## organ_tone
module organ_tone (
    input  logic        clk,
    input  logic        rst,
    input  logic [3:0]  SW,
    output logic        tone,
    output logic [15:0] lcd_freq
);
Size: about 34 flip-flops, ~23 I/O pins, roughly 0.054 mm² of cells after synthesis.
clock: 54.0 ns
lec_check: 0
abc_area: 1
cap_margin: 0
core_aspect_ratio: 1.53
core_margin: 2
core_utilization: 72
cts_cluster_diameter: 255
cts_cluster_size: 96
place_density: 0.36
setup_slack_margin: -2.0
slew_margin: 20
tns_end_percent: 5
run.sh (not shown) runs the stock make flow with config.mk's settings and CLKGATE_MAP_FILE=.
The baseline ended with an error in 3_5_place_dp.
Edit:
- CAP_MARGIN: 0 -> 20
- CORE_ASPECT_RATIO: 1.53 -> unset
- CTS_CLUSTER_DIAMETER: 255 -> unset
- PLACE_DENSITY: 0.36 -> unset
- SETUP_SLACK_MARGIN: -2.0 -> unset
- TNS_END_PERCENT: 5 -> unset
- clock period: 54.0 -> 139.0 ns (I/O delays scaled with it)
Now the flow completed without violations.
Synthesized cell count does not change.
Die area stays flat.
Area after synthesis does not change.

---

## run A
Starting RTL as in the previous note.
Design organ_tone, start of the top module:
module organ_tone (
    input  logic        clk,
    input  logic        rst,
    input  logic [3:0]  SW,
    output logic        tone,
    output logic [15:0] lcd_freq
);
logic newclock;  
logic reset;  
logic [31:0]d;  
logic [31:0]desiredfreq;  
logic [23:0] LcdDisplay;  
logic [31:0] ScopeInfoB;  
getdesiredfreq getfreq (.clk(clk), .SW(SW[3:1]),.desiredfreq(desiredfreq),
.LcdDisplay(LcdDisplay),.LcdinfoDisplay(lcd_freq),.ScopeInfoB(ScopeInfoB));
counter counter1(.clk(clk), .reset(reset | rst), .Q(d));
clockdiv clockdiv1(.d(d),.desiredfreq(desiredfreq),.clk(clk),.rst(rst),.reset(reset),.newclock(newclock));
mux2 mux (.a(newclock), .b(1'b0),.sel(SW[0]),.out(tone));
endmodule
clock: 100.0 ns
lec_check: 0
cap_margin: 20
core_margin: 2
core_utilization: 26
cts_cluster_size: 36
gpl_timing_driven: 1
slew_margin: 20
tns_end_percent: 35
## Diff of input files: run B against run A
- CTS_CLUSTER_SIZE removed (was 36)
- CORE_UTILIZATION changed from 26 to 42
- GPL_TIMING_DRIVEN removed (was 1)
- TNS_END_PERCENT removed (was 35)
- the clock period (ns, I/O delays scaled along) changed from 100.0 to 97.1
--- outcome ---
- Number of multi-input logic gates across run A and run B: no real change.
- Changes observed in run B relative to run A: final setup slack of the worst path down 180 ps, flip-flop count barely changed, register bit total from synthesis stayed essentially flat.
- Run B has peak per-stage delay on the critical path below what run A had.
- Number of buffers and inverters on the critical path (lower): run A
Modified inputs, run C compared to run B
- setting GPL_TIMING_DRIVEN to 1 for the first time
- changing CORE_UTILIZATION from 42 to 26
- setting CTS_CLUSTER_SIZE to 36 for the first time
- changing the clock period (ns, I/O delays scaled along) from 97.1 to 100.0
The flow did not stop early for run C: all stages ran, and the layout cleared the timing, DRC and antenna checks. Diff run B..run C | chip area in the Yosys report | unchanged. Re total wire length: run B was higher than run C. Delta (run C minus run B): cell area higher, area added between synthesis and finish shows an increase of 1.9 points, cell count grew by 11%.
## Diff of input files: run D against run C
- CORE_UTILIZATION changed from 26 to 40
- CTS_CLUSTER_SIZE removed (was 36)
- GPL_TIMING_DRIVEN removed (was 1)
Notes after the runs:
- Run D: done, clean on timing, DRC and antenna
- Of the two candidates, run C has the worse wire length of the first global-routing pass and run D the better one.
- When the final numbers for run D and run C were put side by side, the max-slew headroom at the worst pin turned out to be greater in run C.
- Looking at layout overhead on the synthesized area, run D sits 2.3 points lower than run C does.
- Between run C and run D, the sequential cell count figures differ only marginally.
- For total of fill cells in the finished design, dividing the value from run C by the value from run D gives 1.6.
- Higher die outline width was reported by run C, not run D.
- | time the final worst path needs with I/O delays and setup | higher: run C |
- Non-clock buffer count grows by a few percent when moving from run C to run D.
- Diff run D and run C: count of buffer and inverter cells on the critical path lower in run C

---

The RTL this note starts from:
==> flow/design.v <==
`default_nettype none
module organ_tone (
    input  logic        clk,
    input  logic        rst,
    input  logic [3:0]  SW,
    output logic        tone,
    output logic [15:0] lcd_freq
);
logic newclock;  
logic reset;  
logic [31:0]d;  
logic [31:0]desiredfreq;  
logic [23:0] LcdDisplay;  
logic [31:0] ScopeInfoB;  
getdesiredfreq getfreq (.clk(clk), .SW(SW[3:1]),.desiredfreq(desiredfreq),
.LcdDisplay(LcdDisplay),.LcdinfoDisplay(lcd_freq),.ScopeInfoB(ScopeInfoB));
counter counter1(.clk(clk), .reset(reset | rst), .Q(d));
clockdiv clockdiv1(.d(d),.desiredfreq(desiredfreq),.clk(clk),.rst(rst),.reset(reset),.newclock(newclock));
mux2 mux (.a(newclock), .b(1'b0),.sel(SW[0]),.out(tone));
endmodule
module counter(input logic clk, input logic reset, output logic [31:0] Q);
always_ff @ (posedge (clk))
begin 
	if (reset)
		begin
		Q<=32'b1;
		end
	else
		Q<=Q+32'b1;
end
endmodule
module clockdiv (input logic [31:0] d,input logic [31:0] desiredfreq,input logic clk, input logic rst, output logic reset, output logic newclock);
always_ff @ (posedge (clk))
begin
	if (rst)
		begin
		newclock<=1'b0;
		reset<=1'b0;
		end
	else if (d==((32'd25000000/(desiredfreq))-32'd1))
		begin
		newclock<=1'b1;
		end
	else if (d>=((32'd50000000/(desiredfreq))-32'b1))
		begin
		newclock<=1'b0;
		reset<=1'b1;
		end
	else
		begin
		newclock<= newclock;
		reset<=1'b0;
		end
end
endmodule
module getdesiredfreq (
input logic clk, 
input logic [2:0] SW,
output logic [31:0] desiredfreq, 
output logic [23:0] LcdDisplay,
output logic [15:0] LcdinfoDisplay,
output logic [31:0] ScopeInfoB);
parameter character_0 =8'h30;
parameter character_1 =8'h31;
parameter character_2 =8'h32;
parameter character_3 =8'h33;
parameter character_4 =8'h34;
parameter character_5 =8'h35;
parameter character_6 =8'h36;
parameter character_7 =8'h37;
parameter character_8 =8'h38;
parameter character_9 =8'h39;
parameter character_A =8'h41;
parameter character_B =8'h42;
parameter character_C =8'h43;
parameter character_D =8'h44;
parameter character_E =8'h45;
parameter character_F =8'h46;
parameter character_G =8'h47;
parameter character_H =8'h48;
parameter character_I =8'h49;
parameter character_J =8'h4A;
parameter character_K =8'h4B;
parameter character_L =8'h4C;
parameter character_M =8'h4D;
parameter character_N =8'h4E;
parameter character_O =8'h4F;
parameter character_P =8'h50;
parameter character_Q =8'h51;
parameter character_R =8'h52;
parameter character_S =8'h53;
parameter character_T =8'h54;
parameter character_U =8'h55;
parameter character_V =8'h56;
parameter character_W =8'h57;
parameter character_X =8'h58;
parameter character_Y =8'h59;
parameter character_Z =8'h5A;
parameter character_lowercase_a= 8'h61;
parameter character_lowercase_b= 8'h62;
parameter character_lowercase_c= 8'h63;
parameter character_lowercase_d= 8'h64;
parameter character_lowercase_e= 8'h65;
parameter character_lowercase_f= 8'h66;
parameter character_lowercase_g= 8'h67;
parameter character_lowercase_h= 8'h68;
parameter character_lowercase_i= 8'h69;
parameter character_lowercase_j= 8'h6A;
parameter character_lowercase_k= 8'h6B;
parameter character_lowercase_l= 8'h6C;
parameter character_lowercase_m= 8'h6D;
parameter character_lowercase_n= 8'h6E;
parameter character_lowercase_o= 8'h6F;
parameter character_lowercase_p= 8'h70;
parameter character_lowercase_q= 8'h71;
parameter character_lowercase_r= 8'h72;
parameter character_lowercase_s= 8'h73;
parameter character_lowercase_t= 8'h74;
parameter character_lowercase_u= 8'h75;
parameter character_lowercase_v= 8'h76;
parameter character_lowercase_w= 8'h77;
parameter character_lowercase_x= 8'h78;
parameter character_lowercase_y= 8'h79;
parameter character_lowercase_z= 8'h7A;
parameter character_colon = 8'h3A;           
parameter character_stop = 8'h2E;            
parameter character_semi_colon = 8'h3B;    
parameter character_minus = 8'h2D;          
parameter character_divide = 8'h2F;          
parameter character_plus = 8'h2B;           
parameter character_comma = 8'h2C;           
parameter character_less_than = 8'h3C;     
parameter character_greater_than = 8'h3E;  
parameter character_equals = 8'h3D;          
parameter character_question = 8'h3F;       
parameter character_dollar = 8'h24;          
parameter character_space=8'h20;            
parameter character_exclaim=8'h21;           
always_comb
	case(SW[2:0])
	3'b000: 
		begin
		desiredfreq=32'd523; 
		LcdDisplay={character_D,character_O,character_space}; 
		LcdinfoDisplay=16'h0523;
		ScopeInfoB={character_S,character_0,character_0,character_0};
		end
	3'b001: 
		begin 
		desiredfreq=32'd587; 
		LcdDisplay={character_R,character_E,character_space}; 
		LcdinfoDisplay=16'h0587;
		ScopeInfoB={character_S,character_0,character_0,character_1};
		end
	3'b010: 
		begin 
		desiredfreq=32'd659; 
		LcdDisplay={character_M, character_E,character_space}; 
		LcdinfoDisplay=16'h0659;
		ScopeInfoB={character_S,character_0,character_1,character_0};
		end
	3'b011: 
		begin 
		desiredfreq=32'd698; 
		LcdDisplay={character_F, character_A,character_space}; 
		LcdinfoDisplay=16'h0698;
		ScopeInfoB={character_S,character_0,character_1,character_1};
		end
	3'b100: 
		begin 
		desiredfreq=32'd783; 
		LcdDisplay={character_S, character_O,character_space}; 
		LcdinfoDisplay=16'h0783;
		ScopeInfoB={character_S,character_1,character_0,character_0};
		end
	3'b101: 
		begin 
		desiredfreq=32'd880; 
		LcdDisplay={character_L, character_A,character_space}; 
		LcdinfoDisplay=16'h0880;
		ScopeInfoB={character_S,character_1,character_0,character_1};
		end
	3'b110: 
		begin 
		desiredfreq=32'd987; 
		LcdDisplay={character_T, character_I,character_space};
		LcdinfoDisplay=16'h0987;
		ScopeInfoB={character_S,character_1,character_1,character_0};
		end
	3'b111: 
		begin 
		desiredfreq=32'd1046; 
		LcdDisplay={character_D, character_O, character_2};
		LcdinfoDisplay=16'h1046;
		ScopeInfoB={character_S,character_1,character_1,character_1};
		end
	default:
		begin 
		desiredfreq=32'd1000; 
		LcdDisplay={character_N, character_O,character_space};		
		LcdinfoDisplay=16'h1000;
		ScopeInfoB={character_S,character_lowercase_z,character_lowercase_z,character_lowercase_z};
		end 
	endcase
endmodule
module mux2 (input logic a, input logic b, input logic sel, output logic out);
assign out=sel?a:b;
endmodule
clock: 105.0 ns
lec_check: 0
abc_area: 0
cap_margin: 40
core_aspect_ratio: 1.6
core_margin: 4
core_utilization: 32
gpl_routability_driven: 1
min_routing_layer: met2
place_density_lb_addon: 0.03
setup_slack_margin: 5.0
slew_margin: 35
tns_end_percent: 50
Next try:
==> flow/config.mk (replaced) <==
export PLATFORM = sky130hd
export DESIGN_NAME = organ_tone
export DESIGN_NICKNAME = organ_tone
export VERILOG_FILES = /design/flow/design.v
export SDC_FILE = /design/flow/constraint.sdc
export NUM_CORES = 4
export LEC_CHECK = 0
export CAP_MARGIN = 20
export CORE_ASPECT_RATIO = 1.84
export CORE_MARGIN = 2
export CORE_UTILIZATION = 46
export GPL_ROUTABILITY_DRIVEN = 1
export MAX_ROUTING_LAYER = met5
export PLACE_DENSITY = 0.57
export SETUP_SLACK_MARGIN = 5.0
export SLEW_MARGIN = 20
==> flow/constraint.sdc (replaced) <==
create_clock -name core_clock -period 88.2 [get_ports {clk}]
set_input_delay 17.6400 -clock core_clock [delete_from_list [all_inputs] [get_ports {clk}]]
set_output_delay 17.6400 -clock core_clock [all_outputs]
set_load 0.01 [all_outputs]
=> The changed run finished clean. Via count falls by 26%. Die area came out lower by 32%. Routed wire length went down by 7.7%. Register-to-register slack got worse by 17 ns.
Next try:
==> flow/config.mk (replaced) <==
export PLATFORM = sky130hd
export DESIGN_NAME = organ_tone
export DESIGN_NICKNAME = organ_tone
export VERILOG_FILES = /design/flow/design.v
export SDC_FILE = /design/flow/constraint.sdc
export NUM_CORES = 4
export LEC_CHECK = 0
export CAP_MARGIN = 40
export CORE_ASPECT_RATIO = 0.5
export CORE_MARGIN = 2
export CORE_UTILIZATION = 23
export GPL_ROUTABILITY_DRIVEN = 0
export MAX_ROUTING_LAYER = met5
export SLEW_MARGIN = 20
export TNS_END_PERCENT = 15
After rerunning: Global-route usage went down by 27 points. Core utilization drops by 27 points. Setup slack is worse by 3.2 ns.

---

## oak
// organ_tone: RTL as listed in full above, without the edits since
==> flow/config.mk <==
export PLATFORM = sky130hd
export DESIGN_NAME = organ_tone
export DESIGN_NICKNAME = organ_tone
export VERILOG_FILES = /design/flow/design.v
export SDC_FILE = /design/flow/constraint.sdc
export NUM_CORES = 4
export LEC_CHECK = 0
export ABC_AREA = 1
export CAP_MARGIN = 20
export CORE_MARGIN = 2
export CORE_UTILIZATION = 72
export CTS_CLUSTER_DIAMETER = 380
export HOLD_SLACK_MARGIN = -0.1
export MAX_ROUTING_LAYER = met4
export SLEW_MARGIN = 20
==> flow/constraint.sdc <==
create_clock -name core_clock -period 54.6 [get_ports {clk}]
set_input_delay 10.9200 -clock core_clock [delete_from_list [all_inputs] [get_ports {clk}]]
set_output_delay 10.9200 -clock core_clock [all_outputs]
set_load 0.01 [all_outputs]
oak is listed as incomplete: the tool reported an error in detailed placement (3_5_place_dp) and the run ended there.
Here is what was changed in the inputs of pine compared with oak.
Settings: a deleted CTS_CLUSTER_DIAMETER that had been 380; a deleted HOLD_SLACK_MARGIN that had been -0.1; an added CTS_CLUSTER_SIZE of 10; a deleted MAX_ROUTING_LAYER that had been met4; a change of the clock period (ns, I/O delays scaled along) from 54.6 to 139.0.
[summary]
- pine ran to completion and came out clean on the timing, DRC and antenna checks.
- Number of cell instances after yosys synthesis: oak vs pine — no meaningful difference
- Vertical die dimension delta (pine -> oak): insignificant
- Diff oak..pine | proportion of synthesized chip area in sequential cells | unchanged
- Diff pine..oak | full die area | unchanged

---

run 1:
// organ_tone: RTL as listed in full above, without the edits since
Settings: LEC_CHECK=0, ABC_AREA=1, CAP_MARGIN=40, CORE_MARGIN=4, CORE_UTILIZATION=32, GPL_ROUTABILITY_DRIVEN=0, MIN_ROUTING_LAYER=met1, SLEW_MARGIN=35, TNS_END_PERCENT=20; clock period 100.0 ns.
Per the final summary, run 1 finished and its layout is clean on timing, DRC and antenna.
## Diff of input files: run 2 against run 1
# run 1
export LEC_CHECK = 0
export ABC_AREA = 1
export CAP_MARGIN = 40
export CORE_MARGIN = 4
export CORE_UTILIZATION = 32
export GPL_ROUTABILITY_DRIVEN = 0
export MIN_ROUTING_LAYER = met1
export SLEW_MARGIN = 35
export TNS_END_PERCENT = 20
create_clock -name core_clock -period 100.0 [get_ports {clk}]
# run 2
export LEC_CHECK = 0
export CAP_MARGIN = 20
export CORE_MARGIN = 3
export CORE_UTILIZATION = 26
export CTS_CLUSTER_SIZE = 54
export GPL_TIMING_DRIVEN = 1
export HOLD_SLACK_MARGIN = 0.28
export PLACE_DENSITY_LB_ADDON = 0.01
export SLEW_MARGIN = 20
export TNS_END_PERCENT = 55
create_clock -name core_clock -period 100.0 [get_ports {clk}]
[summary]
Comparing run 1 and run 2, area added between synthesis and finish is higher on run 2. The run showing the greater worst setup slack is run 1. When run 2 is measured against run 1, its core utilization before placement turns out 6.1 points lower.
Inputs modified between run 2 and run 3:
# run 2
export LEC_CHECK = 0
export CAP_MARGIN = 20
export CORE_MARGIN = 3
export CORE_UTILIZATION = 26
export CTS_CLUSTER_SIZE = 54
export GPL_TIMING_DRIVEN = 1
export HOLD_SLACK_MARGIN = 0.28
export PLACE_DENSITY_LB_ADDON = 0.01
export SLEW_MARGIN = 20
export TNS_END_PERCENT = 55
create_clock -name core_clock -period 100.0 [get_ports {clk}]
# run 3
export LEC_CHECK = 0
export ABC_AREA = 1
export CAP_MARGIN = 20
export CORE_MARGIN = 2
export CORE_UTILIZATION = 71
export SLEW_MARGIN = 20
create_clock -name core_clock -period 70.5 [get_ports {clk}]
Notes after the runs:
- Initial antenna violation count: higher on run 2
- Comparing run 2 and run 3, the higher met3 wire length was measured on run 3.
- Compared with run 2, run 3 shows area of combinational cells with multiple inputs lower by about 2.6%.
- NOTE: compound-gate portion of the synthesized area in run 3 falls short of that of run 2
- The global routing met2 resource utilization number comes out lower for run 2 vs run 3.
- On run 3: layout filler cell count is 15,068 lower than what run 2 gave.
For run 4, these inputs were changed with respect to run 3:
# run 3
export LEC_CHECK = 0
export ABC_AREA = 1
export CAP_MARGIN = 20
export CORE_MARGIN = 2
export CORE_UTILIZATION = 71
export SLEW_MARGIN = 20
create_clock -name core_clock -period 70.5 [get_ports {clk}]
# run 4
export LEC_CHECK = 0
export ABC_AREA = 0
export CAP_MARGIN = 40
export CORE_MARGIN = 2
export CORE_UTILIZATION = 71
export SLEW_MARGIN = 20
create_clock -name core_clock -period 70.5 [get_ports {clk}]
[summary]
- Final weighted congestion in routability-driven placement grows by a few percent when moving from run 3 to run 4.
- Run 4: it failed with a tool error in clock tree synthesis, so there are no final results.
- In summary, run 3 completed successfully, with a layout that passed the timing, DRC and antenna checks.
- Run 3 → run 4: core utilization at floorplan rose 0.19 points, cell area after synthesis fell about 5%, cell count listed in synth_stat.txt fell 24%, number of placed instances, taps included fell 7.2%.
- Delta (run 4 minus run 3): sequential share of the synthesized area did not really move; gate count of the mapped netlist fell 2,331; fraction of the mapped netlist area in adder cells +0.61 points.
Input changes introduced in run 5 (baseline for comparison: run 4):
# run 4
export LEC_CHECK = 0
export ABC_AREA = 0
export CAP_MARGIN = 40
export CORE_MARGIN = 2
export CORE_UTILIZATION = 71
export SLEW_MARGIN = 20
create_clock -name core_clock -period 70.5 [get_ports {clk}]
# run 5
export LEC_CHECK = 0
export ABC_AREA = 1
export CAP_MARGIN = 0
export CORE_MARGIN = 2
export CORE_UTILIZATION = 72
export CTS_CLUSTER_DIAMETER = 138
export SLEW_MARGIN = 20
create_clock -name core_clock -period 70.5 [get_ports {clk}]
Lower routability-driven placement congestion ratio was reported by run 5, not run 4.
Summary — final HPWL from detailed placement, run 5 relative to run 4: lower, by 18%.
The remaining runs in run 4 and run 5 completed every stage, whereas run 4 halted early.
Run 4 -> run 5: post-placement cell area decreased by more than 10%
Run 5: number of instances in the placed design about 8% above run 4
Setup changes, run 5 to run 6
# run 5
export LEC_CHECK = 0
export ABC_AREA = 1
export CAP_MARGIN = 0
export CORE_MARGIN = 2
export CORE_UTILIZATION = 72
export CTS_CLUSTER_DIAMETER = 138
export SLEW_MARGIN = 20
create_clock -name core_clock -period 70.5 [get_ports {clk}]
# run 6
export LEC_CHECK = 0
export CAP_MARGIN = 20
export CORE_MARGIN = 2
export CORE_UTILIZATION = 40
export SLEW_MARGIN = 20
create_clock -name core_clock -period 97.1 [get_ports {clk}]
Results
Comparing run 5 and run 6, the higher least setup slack across all paths after layout was measured on run 6.
Measured against each other, run 5 and run 6 differ in global-route usage, the higher figure coming from run 5.
In run 6 relative to run 5, average via count per standard cell had gone up by a little under 10%.
| worst hold slack across all endpoints | run 6 vs run 5 | 0.0094 ns higher |
For sequential share of layout area, run 6 and run 5 come out practically identical.
